## JK
## axis_matmul2x2
module axis_matmul2x2(
    input                       clk             ,
    input                       rst             ,
    input                       s_axis_tvalid   ,
    input     [31 : 0]          s_axis_tdata    ,
    input                       s_axis_tlast    ,
    output                      s_axis_tready   ,
    output                      m_axis_tvalid   ,
    output    [31 : 0]          m_axis_tdata    ,
    output                      m_axis_tlast    ,
    input                       m_axis_tready   
);
Size in the first run: roughly 1600 cells after synthesis, ~290 flip-flops, roughly 72 I/O pins, ~0.014 mm2 of cells after synthesis.
clock: 4.1 ns
lec_check: 0
abc_area: 1
cap_margin: 20
core_aspect_ratio: 1.34
core_margin: 2
core_utilization: 72
cts_cluster_diameter: 133
cts_cluster_size: 10
hold_slack_margin: 0.29
place_density: 0.79
slew_margin: 20
tns_end_percent: 5
run.sh (not shown) runs the stock make flow with config.mk's settings and CLKGATE_MAP_FILE=.
From the logs: JK reached the end of the flow and failed the layout checks with setup timing.
The following lists how MS was set up differently from JK:
# JK
export LEC_CHECK = 0
export ABC_AREA = 1
export CAP_MARGIN = 20
export CORE_ASPECT_RATIO = 1.34
export CORE_MARGIN = 2
export CORE_UTILIZATION = 72
export CTS_CLUSTER_DIAMETER = 133
export CTS_CLUSTER_SIZE = 10
export HOLD_SLACK_MARGIN = 0.29
export PLACE_DENSITY = 0.79
export SLEW_MARGIN = 20
export TNS_END_PERCENT = 5
create_clock -name core_clock -period 4.1 [get_ports {clk}]
# MS
export LEC_CHECK = 0
export ABC_AREA = 1
export CAP_MARGIN = 20
export CORE_MARGIN = 2
export CORE_UTILIZATION = 72
export CTS_CLUSTER_SIZE = 17
export HOLD_SLACK_MARGIN = 0.29
export PLACE_DENSITY_LB_ADDON = 0.1
export SLEW_MARGIN = 20
create_clock -name core_clock -period 4.8 [get_ports {clk}]
## What came out
- Ran to the end and failed final checks on setup timing: MS.
- In MS relative to JK, internal power of the cells had gone down by more than 10%.
- On MS: number of gates resized after CTS is 15 higher than what JK gave.
- Going from JK to MS, layout-stage area growth over the synthesis result increased by 0.65 points relative to the old numbers, cell area after layout increased 0.56%.
#### Input delta (AL over MS)
# MS
export LEC_CHECK = 0
export ABC_AREA = 1
export CAP_MARGIN = 20
export CORE_MARGIN = 2
export CORE_UTILIZATION = 72
export CTS_CLUSTER_SIZE = 17
export HOLD_SLACK_MARGIN = 0.29
export PLACE_DENSITY_LB_ADDON = 0.1
export SLEW_MARGIN = 20
create_clock -name core_clock -period 4.8 [get_ports {clk}]
# AL
export LEC_CHECK = 0
export ABC_AREA = 1
export CAP_MARGIN = 20
export CORE_MARGIN = 2
export CORE_UTILIZATION = 72
export CTS_CLUSTER_SIZE = 49
export HOLD_SLACK_MARGIN = 0.29
export PLACE_DENSITY_LB_ADDON = 0.08
export SETUP_SLACK_MARGIN = -0.24
export SLEW_MARGIN = 20
create_clock -name core_clock -period 4.1 [get_ports {clk}]
### Flow results
Finished, but not clean: AL, with setup timing.
Clock buffer count | AL above MS
Diff AL..MS | sequential standard cell area | negligible
Post-cts sizing count on AL is down relative to MS.
Max register-to-register slack across AL and MS: MS
In the reports for AL and MS, the larger number of buffers added by the clock tree synthesis step belongs to AL.
Post-layout worst setup margin, AL and MS: lower on AL
#### Input delta (TR over AL)
# AL
export LEC_CHECK = 0
export ABC_AREA = 1
export CAP_MARGIN = 20
export CORE_MARGIN = 2
export CORE_UTILIZATION = 72
export CTS_CLUSTER_SIZE = 49
export HOLD_SLACK_MARGIN = 0.29
export PLACE_DENSITY_LB_ADDON = 0.08
export SETUP_SLACK_MARGIN = -0.24
export SLEW_MARGIN = 20
create_clock -name core_clock -period 4.1 [get_ports {clk}]
# TR
export LEC_CHECK = 0
export ABC_AREA = 1
export CAP_MARGIN = 20
export CORE_ASPECT_RATIO = 1.34
export CORE_MARGIN = 2
export CORE_UTILIZATION = 72
export CTS_CLUSTER_DIAMETER = 133
export CTS_CLUSTER_SIZE = 10
export PLACE_DENSITY = 0.45
export SLEW_MARGIN = 20
export TNS_END_PERCENT = 5
create_clock -name core_clock -period 4.1 [get_ports {clk}]
--- outcome ---
Of the two values seen for highest routed metal layer, met4 was produced by AL and met5 by TR. What the final checks of TR revealed, after a flow that finished every stage, was a layout that fails on setup timing. Against AL as the reference, TR delivers a lower wire length of the first global-routing pass. Changes observed in TR relative to AL: final-layout clock buffer total shows a reduction of about 11%, mean cell area of the mapped netlist shows no meaningful change. Against AL as the reference, TR delivers a lower fraction of power consumed by combinational cells.
Power figures rest on the tool's default switching activity, not on a simulated workload.
